==> exp/willow <==
## Final_AXI_to_APB_Bridge
module Final_AXI_to_APB_Bridge #(
    parameter AXI_ADDR_WIDTH    = 32,
    parameter AXI_DATA_WIDTH    = 32,
    parameter AXI_MAX_BURST_LEN = 8,
    parameter AXI_BURST_WIDTH   = 2,
    parameter AXI_SIZE_WIDTH    = 3,
    parameter APB_ADDR_WIDTH    = 32,
    parameter APB_DATA_WIDTH    = 32
)(
    input  [AXI_ADDR_WIDTH-1:0]    AWADDR,
    input  [AXI_BURST_WIDTH-1:0]   AWBURST,
    input  [AXI_MAX_BURST_LEN-1:0] AWLEN,
    input                          AWVALID,
    output                         AWREADY,
    input  [AXI_ADDR_WIDTH-1:0]    ARADDR,
    input  [AXI_BURST_WIDTH-1:0]   ARBURST,
    input  [AXI_MAX_BURST_LEN-1:0] ARLEN,
    input                          ARVALID,
    output                         ARREADY,
    input  [AXI_DATA_WIDTH-1:0]    WDATA,
    input                          WVALID,
    input                          WLAST,
    input  [AXI_DATA_WIDTH/8-1:0]  WSTRB,
    output                         WREADY,
    output [AXI_DATA_WIDTH-1:0]    RDATA,
    output [1:0]                   RRESP,
    output                         RVALID,
    output                         RLAST,
    input                          RREADY,
    output [1:0]                   BRESP,
    output                         BVALID,
    input                          BREADY,
    input                          ACLK,
    input                          ARESETn,
    output [APB_ADDR_WIDTH-1:0]    PADDR,
    output                         PWRITE,
    output                         PSEL1,
    output                         PSEL2,
    output                         PSEL3,
    output                         PSEL4,
    output                         PENABLE,
    output [APB_DATA_WIDTH-1:0]    PWDATA,
    input  [APB_DATA_WIDTH-1:0]    PRDATA,
    input                          PREADY
);
    localparam [12:0] IDLE_WRITE        = 13'b0000000000001;
    localparam [12:0] READ_SETUP_M      = 13'b0000000000010;
    localparam [12:0] READ_SETUP_S      = 13'b0000000000100;
    localparam [12:0] READ_ACCESS_S     = 13'b0000000001000;
    localparam [12:0] READ_PREACCESS_M  = 13'b0000000010000;
  ...
Settings: LEC_CHECK=0, CAP_MARGIN=20, CORE_MARGIN=2, CORE_UTILIZATION=71, CTS_CLUSTER_DIAMETER=28, CTS_CLUSTER_SIZE=52, SETUP_SLACK_MARGIN=-0.34, SLEW_MARGIN=20; clock period 4.07 ns.
run.sh (not shown) runs the stock make flow with config.mk's settings and CLKGATE_MAP_FILE=.
==> inputs of exp/lagoon, as changes to exp/willow <==
- CORE_UTILIZATION: 71 -> 61
- CTS_CLUSTER_DIAMETER: 28 -> not set
- CTS_CLUSTER_SIZE: 52 -> not set
- PLACE_DENSITY: not set -> 0.6
- SETUP_SLACK_MARGIN: -0.34 -> not set
==> flow/constraint.sdc (replaced) <==
create_clock -name core_clock -period 6.12 [get_ports {ACLK}]
set_input_delay 1.2240 -clock core_clock [delete_from_list [all_inputs] [get_ports {ACLK}]]
set_output_delay 1.2240 -clock core_clock [all_outputs]
set_load 0.01 [all_outputs]
==> inputs of exp/maple, as changes to exp/willow <==
- CORE_UTILIZATION: 71 -> 70
- CTS_CLUSTER_DIAMETER: 28 -> not set
- CTS_CLUSTER_SIZE: 52 -> not set
- PLACE_DENSITY_LB_ADDON: not set -> 0.27
- SETUP_SLACK_MARGIN: -0.34 -> not set
==> flow/constraint.sdc (replaced) <==
create_clock -name core_clock -period 4.75 [get_ports {ACLK}]
set_input_delay 0.9500 -clock core_clock [delete_from_list [all_inputs] [get_ports {ACLK}]]
set_output_delay 0.9500 -clock core_clock [all_outputs]
set_load 0.01 [all_outputs]
==> out/qor.csv <==
stage;metric;value;unit
placement;pre_cts_ws;-80.0;ps
placement;dpl.cell_count;2747;
floorplan;fp-row-count;64;
floorplan;dieArea;32600;um2
floorplan;core_area;30700;um2
floorplan;die_height;181;um
floorplan;die_w;181;um
outcome;status;complete, no violations;
placement;placed_area;22500;um2
[end of results for exp/lagoon]
==> out/qor.csv <==
stage;metric;value;unit
outcome;tool.error;[ERROR GRT-0116] Global routing finished with congestion. Check the congestion regions in the DRC Viewer.;
floorplan;fp-row-count;60;
placement;dpl.cell_count;2821;
floorplan;core_area;26800;um2
synthesis;ys_sh_xor;0.0667;
global_route;grtUsageTotal;0.876;
synthesis;top_cell_area_share;0.192;
placement;pre_cts_ws;-1060;ps
floorplan;dieArea;28500;um2
outcome;status;did not finish;
synthesis;ys_area;19000;um2
outcome;haltStage;global routing (5_1_grt);
floorplan;die_w;169;um
floorplan;die_height;169;um
global_route;use_met1;0.852;
placement;placed_area;23500;um2
[end of results for exp/maple]
==> out/qor.csv <==
stage;metric;value;unit
floorplan;core_area;26200;um2
floorplan;die_w;168;um
synthesis;topCombFamilyByArea;AND-OR/OR-AND gates;
placement;pre_cts_ws;-1380;ps
synthesis;enable_flop_cells;64;
outcome;haltStage;clock tree synthesis (4_1_cts);
floorplan;fp-row-count;59;
synthesis;top_cells_by_count;228 x nand2_1, 146 x dfrtp_1, 142 x ha_1;
floorplan;pin_count;273;
placement;placed_area;23800;um2
synthesis;top_cell_area_share;0.192;
floorplan;dieArea;28100;um2
outcome;status;did not finish;
outcome;tool.error;[ERROR DPL-0038] Utilization greater than 100%, impossible to legalize;
floorplan;die_height;168;um
placement;dpl.cell_count;2841;
[end of results for exp/willow]

* * *

==> run a: inputs <==
==> flow/design.v <==
module Final_AXI_to_APB_Bridge #(
    parameter AXI_ADDR_WIDTH    = 32,
    parameter AXI_DATA_WIDTH    = 32,
    parameter AXI_MAX_BURST_LEN = 8,
    parameter AXI_BURST_WIDTH   = 2,
    parameter AXI_SIZE_WIDTH    = 3,
    parameter APB_ADDR_WIDTH    = 32,
    parameter APB_DATA_WIDTH    = 32
)(
    input  [AXI_ADDR_WIDTH-1:0]    AWADDR,
    input  [AXI_BURST_WIDTH-1:0]   AWBURST,
    input  [AXI_MAX_BURST_LEN-1:0] AWLEN,
    input                          AWVALID,
    output                         AWREADY,
    input  [AXI_ADDR_WIDTH-1:0]    ARADDR,
    input  [AXI_BURST_WIDTH-1:0]   ARBURST,
    input  [AXI_MAX_BURST_LEN-1:0] ARLEN,
    input                          ARVALID,
    output                         ARREADY,
    input  [AXI_DATA_WIDTH-1:0]    WDATA,
    input                          WVALID,
    input                          WLAST,
    input  [AXI_DATA_WIDTH/8-1:0]  WSTRB,
    output                         WREADY,
    output [AXI_DATA_WIDTH-1:0]    RDATA,
    output [1:0]                   RRESP,
    output                         RVALID,
    output                         RLAST,
    input                          RREADY,
    output [1:0]                   BRESP,
    output                         BVALID,
    input                          BREADY,
    input                          ACLK,
    input                          ARESETn,
    output [APB_ADDR_WIDTH-1:0]    PADDR,
    output                         PWRITE,
    output                         PSEL1,
    output                         PSEL2,
    output                         PSEL3,
    output                         PSEL4,
    output                         PENABLE,
    output [APB_DATA_WIDTH-1:0]    PWDATA,
    input  [APB_DATA_WIDTH-1:0]    PRDATA,
    input                          PREADY
);
    localparam [12:0] IDLE_WRITE        = 13'b0000000000001;
    localparam [12:0] READ_SETUP_M      = 13'b0000000000010;
    localparam [12:0] READ_SETUP_S      = 13'b0000000000100;
    localparam [12:0] READ_ACCESS_S     = 13'b0000000001000;
    localparam [12:0] READ_PREACCESS_M  = 13'b0000000010000;
    localparam [12:0] READ_ACCESS_M     = 13'b0000000100000;
    localparam [12:0] WRITE_SETUP_M     = 13'b0000001000000;
    localparam [12:0] WRITE_PREACCESS_M = 13'b0000010000000;
    localparam [12:0] WRITE_ACCESS_M    = 13'b0000100000000;
    localparam [12:0] WRITE_TERMINATE   = 13'b0001000000000;
    localparam [12:0] WRITE_SETUP_S     = 13'b0010000000000;
    localparam [12:0] WRITE_ACCESS_S    = 13'b0100000000000;
    localparam [12:0] IDLE_READ         = 13'b1000000000000;
    localparam READ_PRIORITY  = 1'b0;
    localparam WRITE_PRIORITY = 1'b1;
    reg  [12:0] current_state_write, next_state_write;
    reg  [12:0] current_state_read,  next_state_read;
    reg         current_arbiter_state, next_arbiter_state;
    reg  [AXI_MAX_BURST_LEN:0] Length_Of_Burst_Subordinate_write, Length_Of_Burst_Subordinate_write_next;
    reg  [AXI_MAX_BURST_LEN:0] Length_Of_Burst_Manager_write,     Length_Of_Burst_Manager_write_next;
    reg  [AXI_ADDR_WIDTH-1:0]  Address_Hold_Reg_write,            Address_Hold_Reg_write_next;
    reg  [AXI_ADDR_WIDTH-1:0]  Memory_Aligner_write,              Memory_Aligner_write_next;
    reg  [AXI_DATA_WIDTH-1:0]  write_buf;         
    reg  [APB_DATA_WIDTH-1:0]  pwdata_q, pwdata_c;
    reg                        wen_q, wen_c;      
    reg  [AXI_MAX_BURST_LEN:0] Length_Of_Burst_Subordinate_read, Length_Of_Burst_Subordinate_read_next;
    reg  [AXI_MAX_BURST_LEN:0] Length_Of_Burst_Manager_read,     Length_Of_Burst_Manager_read_next;
    reg  [AXI_ADDR_WIDTH-1:0]  Address_Hold_Reg_read,            Address_Hold_Reg_read_next;
    reg  [APB_DATA_WIDTH-1:0]  read_buf;          
    reg  [AXI_DATA_WIDTH-1:0]  rdata_q, rdata_c;
    reg                        ren_q, ren_c;      
    reg                        last_q, last_c;
    always @(*) begin
        next_arbiter_state = current_arbiter_state;
        case (current_arbiter_state)
            WRITE_PRIORITY: if (AWVALID && !ARVALID) next_arbiter_state = READ_PRIORITY;
            READ_PRIORITY:  if (ARVALID && !AWVALID) next_arbiter_state = WRITE_PRIORITY;
        endcase
    end
    wire addr_conflict = (AWADDR == ARADDR) ||
                         ((AWADDR <= 50) && (ARADDR <= 50)) ||
                         ((AWADDR >= 51) && (ARADDR >= 51) && (AWADDR <= 10) && (ARADDR <= 100)) ||
                         ((AWADDR >= 101) && (ARADDR >= 101) && (AWADDR <= 150) && (ARADDR <= 150)) ||
                         ((AWADDR >= 151) && (ARADDR >= 151) && (AWADDR <= 200) && (ARADDR <= 200));
    always @(posedge ACLK or negedge ARESETn) begin
        if (!ARESETn) begin
            current_arbiter_state             <= WRITE_PRIORITY;
            current_state_write               <= IDLE_WRITE;
            current_state_read                <= IDLE_READ;
            Length_Of_Burst_Manager_read      <= 0;
            Length_Of_Burst_Subordinate_read  <= 0;
            Length_Of_Burst_Manager_write     <= 0;
            Length_Of_Burst_Subordinate_write <= 0;
            Address_Hold_Reg_write            <= 0;
            Address_Hold_Reg_read             <= 0;
            Memory_Aligner_write              <= 0;
            wen_q                             <= 1'b0;
            ren_q                             <= 1'b0;
            last_q                            <= 1'b0;
        end else begin
            current_arbiter_state <= next_arbiter_state;
            if (current_arbiter_state == WRITE_PRIORITY && addr_conflict)
                current_state_write <= IDLE_WRITE;
            else
                current_state_write <= next_state_write;
            current_state_read                <= next_state_read;
            Length_Of_Burst_Manager_read      <= Length_Of_Burst_Manager_read_next;
            Length_Of_Burst_Subordinate_read  <= Length_Of_Burst_Subordinate_read_next;
            Length_Of_Burst_Manager_write     <= Length_Of_Burst_Manager_write_next;
            Length_Of_Burst_Subordinate_write <= Length_Of_Burst_Subordinate_write_next;
            Address_Hold_Reg_write            <= Address_Hold_Reg_write_next;
            Address_Hold_Reg_read             <= Address_Hold_Reg_read_next;
            Memory_Aligner_write              <= Memory_Aligner_write_next;
            wen_q                             <= wen_c;
            ren_q                             <= ren_c;
            last_q                            <= last_c;
        end
    end
    always @(posedge ACLK) begin
        pwdata_q <= pwdata_c;
        rdata_q  <= rdata_c;
        if (current_state_write == WRITE_ACCESS_M && Length_Of_Burst_Manager_write != 0)
            write_buf <= WDATA;
        if (current_state_read == READ_ACCESS_S && Length_Of_Burst_Subordinate_read != 0)
            read_buf <= PRDATA;
    end
    always @(*) begin
        next_state_write                       = current_state_write;
        Address_Hold_Reg_write_next            = Address_Hold_Reg_write;
        Length_Of_Burst_Manager_write_next     = Length_Of_Burst_Manager_write;
        Length_Of_Burst_Subordinate_write_next = Length_Of_Burst_Subordinate_write;
        Memory_Aligner_write_next              = Memory_Aligner_write;
        pwdata_c                               = pwdata_q;
        wen_c                                  = wen_q;
        case (current_state_write)
            IDLE_WRITE: begin
                pwdata_c                               = 0;
                wen_c                                  = 1'b0;
                Address_Hold_Reg_write_next            = 0;
                Length_Of_Burst_Manager_write_next     = 0;
                Length_Of_Burst_Subordinate_write_next = 0;
                Memory_Aligner_write_next              = 0;
                next_state_write = AWVALID ? WRITE_SETUP_M : IDLE_WRITE;
            end
            WRITE_SETUP_M: begin
                if (AWVALID) begin
                    Address_Hold_Reg_write_next            = AWADDR;
                    Length_Of_Burst_Subordinate_write_next = AWLEN + 1;
                    Length_Of_Burst_Manager_write_next     = AWLEN + 1;
                    Memory_Aligner_write_next              = AWADDR;
                    next_state_write = WRITE_PREACCESS_M;
                end else
                    next_state_write = IDLE_WRITE;
            end
            WRITE_PREACCESS_M: begin
                next_state_write = WVALID ? WRITE_ACCESS_M : WRITE_PREACCESS_M;
            end
            WRITE_ACCESS_M: begin
                if (Length_Of_Burst_Manager_write != 0) begin
                    if (WLAST || Length_Of_Burst_Manager_write == 1)
                        next_state_write = WRITE_TERMINATE;
                    else
                        next_state_write = WRITE_SETUP_S;
                    case (AWBURST)
                        2'b00: Address_Hold_Reg_write_next = AWADDR;
                        2'b01: Address_Hold_Reg_write_next = Address_Hold_Reg_write + 4;
                        2'b10: begin
                            Address_Hold_Reg_write_next = Address_Hold_Reg_write + 4;
                            if (Address_Hold_Reg_write >= AWADDR + AWLEN*4)
                                Address_Hold_Reg_write_next = AWADDR;
                        end
                        default: Address_Hold_Reg_write_next = AWADDR;
                    endcase
                    Length_Of_Burst_Manager_write_next = Length_Of_Burst_Manager_write - 1;
                end else
                    next_state_write = WRITE_TERMINATE;
            end
            WRITE_TERMINATE: begin
                next_state_write = BREADY ? WRITE_SETUP_S : WRITE_TERMINATE;
            end
            WRITE_SETUP_S: begin
                next_state_write = WRITE_ACCESS_S;
                pwdata_c         = write_buf;
                wen_c            = 1'b1;
            end
            WRITE_ACCESS_S: begin
                if (PREADY && Length_Of_Burst_Subordinate_write != 0) begin
                    if (Length_Of_Burst_Subordinate_write == 1)
                        next_state_write = IDLE_WRITE;
                    else
                        next_state_write = WRITE_ACCESS_M;
                    case (AWBURST)
                        2'b01: Memory_Aligner_write_next = Memory_Aligner_write + 4;
                        2'b10: begin
                            Memory_Aligner_write_next = Memory_Aligner_write + 4;
                            if (Memory_Aligner_write >= AWADDR + AWLEN*2)
                                Memory_Aligner_write_next = AWADDR;
                        end
                        default: Memory_Aligner_write_next = Memory_Aligner_write;
                    endcase
                    Length_Of_Burst_Subordinate_write_next = Length_Of_Burst_Subordinate_write - 1;
                end
            end
            default: next_state_write = IDLE_WRITE;
        endcase
    end
    always @(*) begin
        next_state_read                       = current_state_read;
        Address_Hold_Reg_read_next            = Address_Hold_Reg_read;
        Length_Of_Burst_Subordinate_read_next = Length_Of_Burst_Subordinate_read;
        Length_Of_Burst_Manager_read_next     = Length_Of_Burst_Manager_read;
        rdata_c                               = rdata_q;
        ren_c                                 = ren_q;
        last_c                                = last_q;
        case (current_state_read)
            IDLE_READ: begin
                rdata_c                               = 0;
                ren_c                                 = ARVALID;
                last_c                                = 1'b0;
                Address_Hold_Reg_read_next            = 0;
                Length_Of_Burst_Subordinate_read_next = 0;
                Length_Of_Burst_Manager_read_next     = 0;
                next_state_read = ARVALID ? READ_SETUP_M : IDLE_READ;
            end
            READ_SETUP_M: begin
                if (ARVALID) begin
                    Address_Hold_Reg_read_next            = ARADDR;
                    Length_Of_Burst_Subordinate_read_next = ARLEN + 1;
                    Length_Of_Burst_Manager_read_next     = ARLEN + 1;
                    next_state_read = READ_SETUP_S;
                end else
                    next_state_read = IDLE_READ;
            end
            READ_SETUP_S: begin
                next_state_read = PREADY ? READ_ACCESS_S : READ_SETUP_S;
            end
            READ_ACCESS_S: begin
                if (Length_Of_Burst_Subordinate_read != 0) begin
                    case (ARBURST)
                        2'b01: Address_Hold_Reg_read_next = Address_Hold_Reg_read + 4;
                        2'b10: begin
                            Address_Hold_Reg_read_next = Address_Hold_Reg_read + 4;
                            if (Address_Hold_Reg_read >= ARADDR + ARLEN*2)
                                Address_Hold_Reg_read_next = ARADDR;
                        end
                        default: Address_Hold_Reg_read_next = Address_Hold_Reg_read;
                    endcase
                    Length_Of_Burst_Subordinate_read_next = Length_Of_Burst_Subordinate_read - 1;
                    next_state_read = READ_PREACCESS_M;
                end else
                    next_state_read = READ_ACCESS_M;
            end
            READ_PREACCESS_M: begin
                next_state_read = RREADY ? READ_ACCESS_M : READ_PREACCESS_M;
            end
            READ_ACCESS_M: begin
                if (Length_Of_Burst_Manager_read != 0) begin
                    if (Length_Of_Burst_Manager_read == 1) begin
                        last_c          = 1'b1;
                        next_state_read = IDLE_READ;
                    end else
                        next_state_read = READ_ACCESS_S;
                    rdata_c = read_buf;
                    Length_Of_Burst_Manager_read_next = Length_Of_Burst_Manager_read - 1;
                end else
                    next_state_read = IDLE_READ;
            end
            default: next_state_read = IDLE_READ;
        endcase
    end
    wire apb_active = (current_state_read  == READ_SETUP_S)  ||
                      (current_state_read  == READ_ACCESS_M) ||
                      (current_state_read  == READ_ACCESS_S) ||
                      (current_state_write == WRITE_SETUP_S) ||
                      (current_state_write == WRITE_ACCESS_S);
    wire sel_on = !last_c && apb_active;
    wire write_apb = (current_state_write == WRITE_ACCESS_S) || (current_state_write == WRITE_SETUP_S);
    assign ARREADY = (current_state_read == READ_SETUP_M);
    assign PADDR   = ((wen_c || (ren_c && write_apb)) && (current_state_read != READ_ACCESS_M)) ?
                     Memory_Aligner_write : Address_Hold_Reg_read;
    assign PSEL1   = sel_on && ((Address_Hold_Reg_write <= 50) || (Address_Hold_Reg_read <= 50));
    assign PSEL2   = sel_on && ((Address_Hold_Reg_write >= 51  && Address_Hold_Reg_write <= 100) ||
                                (Address_Hold_Reg_read  >= 51  && Address_Hold_Reg_read  <= 100));
    assign PSEL3   = sel_on && ((Address_Hold_Reg_write >= 101 && Address_Hold_Reg_write <= 150) ||
                                (Address_Hold_Reg_read  >= 101 && Address_Hold_Reg_read  <= 150));
    assign PSEL4   = sel_on && ((Address_Hold_Reg_write >= 151 && Address_Hold_Reg_write <= 200) ||
                                (Address_Hold_Reg_read  >= 151 && Address_Hold_Reg_read  <= 200));
    assign PWRITE  = write_apb;
    assign PENABLE = (current_state_read == READ_ACCESS_S) || (current_state_write == WRITE_ACCESS_S);
    assign PWDATA  = pwdata_c;
    assign RDATA   = rdata_c;
    assign RRESP   = last_c ? 2'd0 : 2'd1;
    assign RLAST   = (RRESP != 2'd0) && last_c && RREADY;
    assign RVALID  = (current_state_read == READ_ACCESS_M);
    assign AWREADY = (current_state_write == WRITE_SETUP_M);
    assign WREADY  = (current_state_write == WRITE_ACCESS_M);
    assign BVALID  = (current_state_write == WRITE_TERMINATE);
    assign BRESP   = (current_state_write == WRITE_TERMINATE) ? 2'd0 : 2'd1;
endmodule
==> flow/run.sh <==
#!/bin/bash
# the make line also repeats each setting of config.mk as NAME=value (left out here)
make -C /OpenROAD-flow-scripts/flow DESIGN_CONFIG=/design/flow/config.mk WORK_HOME=/design/flow/orfs CLKGATE_MAP_FILE= finish
==> flow/config.mk <==
export PLATFORM = sky130hd
export DESIGN_NAME = Final_AXI_to_APB_Bridge
export DESIGN_NICKNAME = Final_AXI_to_APB_Bridge
export VERILOG_FILES = /design/flow/design.v
export SDC_FILE = /design/flow/constraint.sdc
export NUM_CORES = 4
export LEC_CHECK = 0
export ABC_AREA = 1
export CAP_MARGIN = 20
export CORE_MARGIN = 2
export CORE_UTILIZATION = 58
export CTS_CLUSTER_SIZE = 76
export SLEW_MARGIN = 20
==> flow/constraint.sdc <==
create_clock -name core_clock -period 3.26 [get_ports {ACLK}]
set_input_delay 0.6520 -clock core_clock [delete_from_list [all_inputs] [get_ports {ACLK}]]
set_output_delay 0.6520 -clock core_clock [all_outputs]
set_load 0.01 [all_outputs]
==> inputs of run b, as changes to run a <==
ABC_AREA = not set   (was 1)
CORE_UTILIZATION = 66   (was 58)
CTS_CLUSTER_DIAMETER = 32   (was not set)
CTS_CLUSTER_SIZE = not set   (was 76)
MAX_ROUTING_LAYER = met4   (was not set)
PLACE_DENSITY = 0.6   (was not set)
==> flow/constraint.sdc (replaced) <==
create_clock -name core_clock -period 5.62 [get_ports {ACLK}]
set_input_delay 1.1240 -clock core_clock [delete_from_list [all_inputs] [get_ports {ACLK}]]
set_output_delay 1.1240 -clock core_clock [all_outputs]
set_load 0.01 [all_outputs]
==> comparison <==
Between run b and run a, the lower total power is in run b (gap about 55%, measured against run a).
Of run b and run a, run a has the higher via count (gap about 26%, measured against run a).
Between run b and run a, the lower combinational power is in run b (gap about 70%, measured against run a).
Critical path depth: run a is higher than run b (4).
In run b the synthesized area is lower than in run a, by about 14%.
In run b the global-route usage is higher than in run a, by 0.68 points.
Between run a and run b, the lower sequential power is in run b (gap about 80%, measured against run b).
Run a reached the layout checks and failed them: negative setup slack. Run b completed without violations.
No activity file was given, so power comes from the tool's default toggle rates.
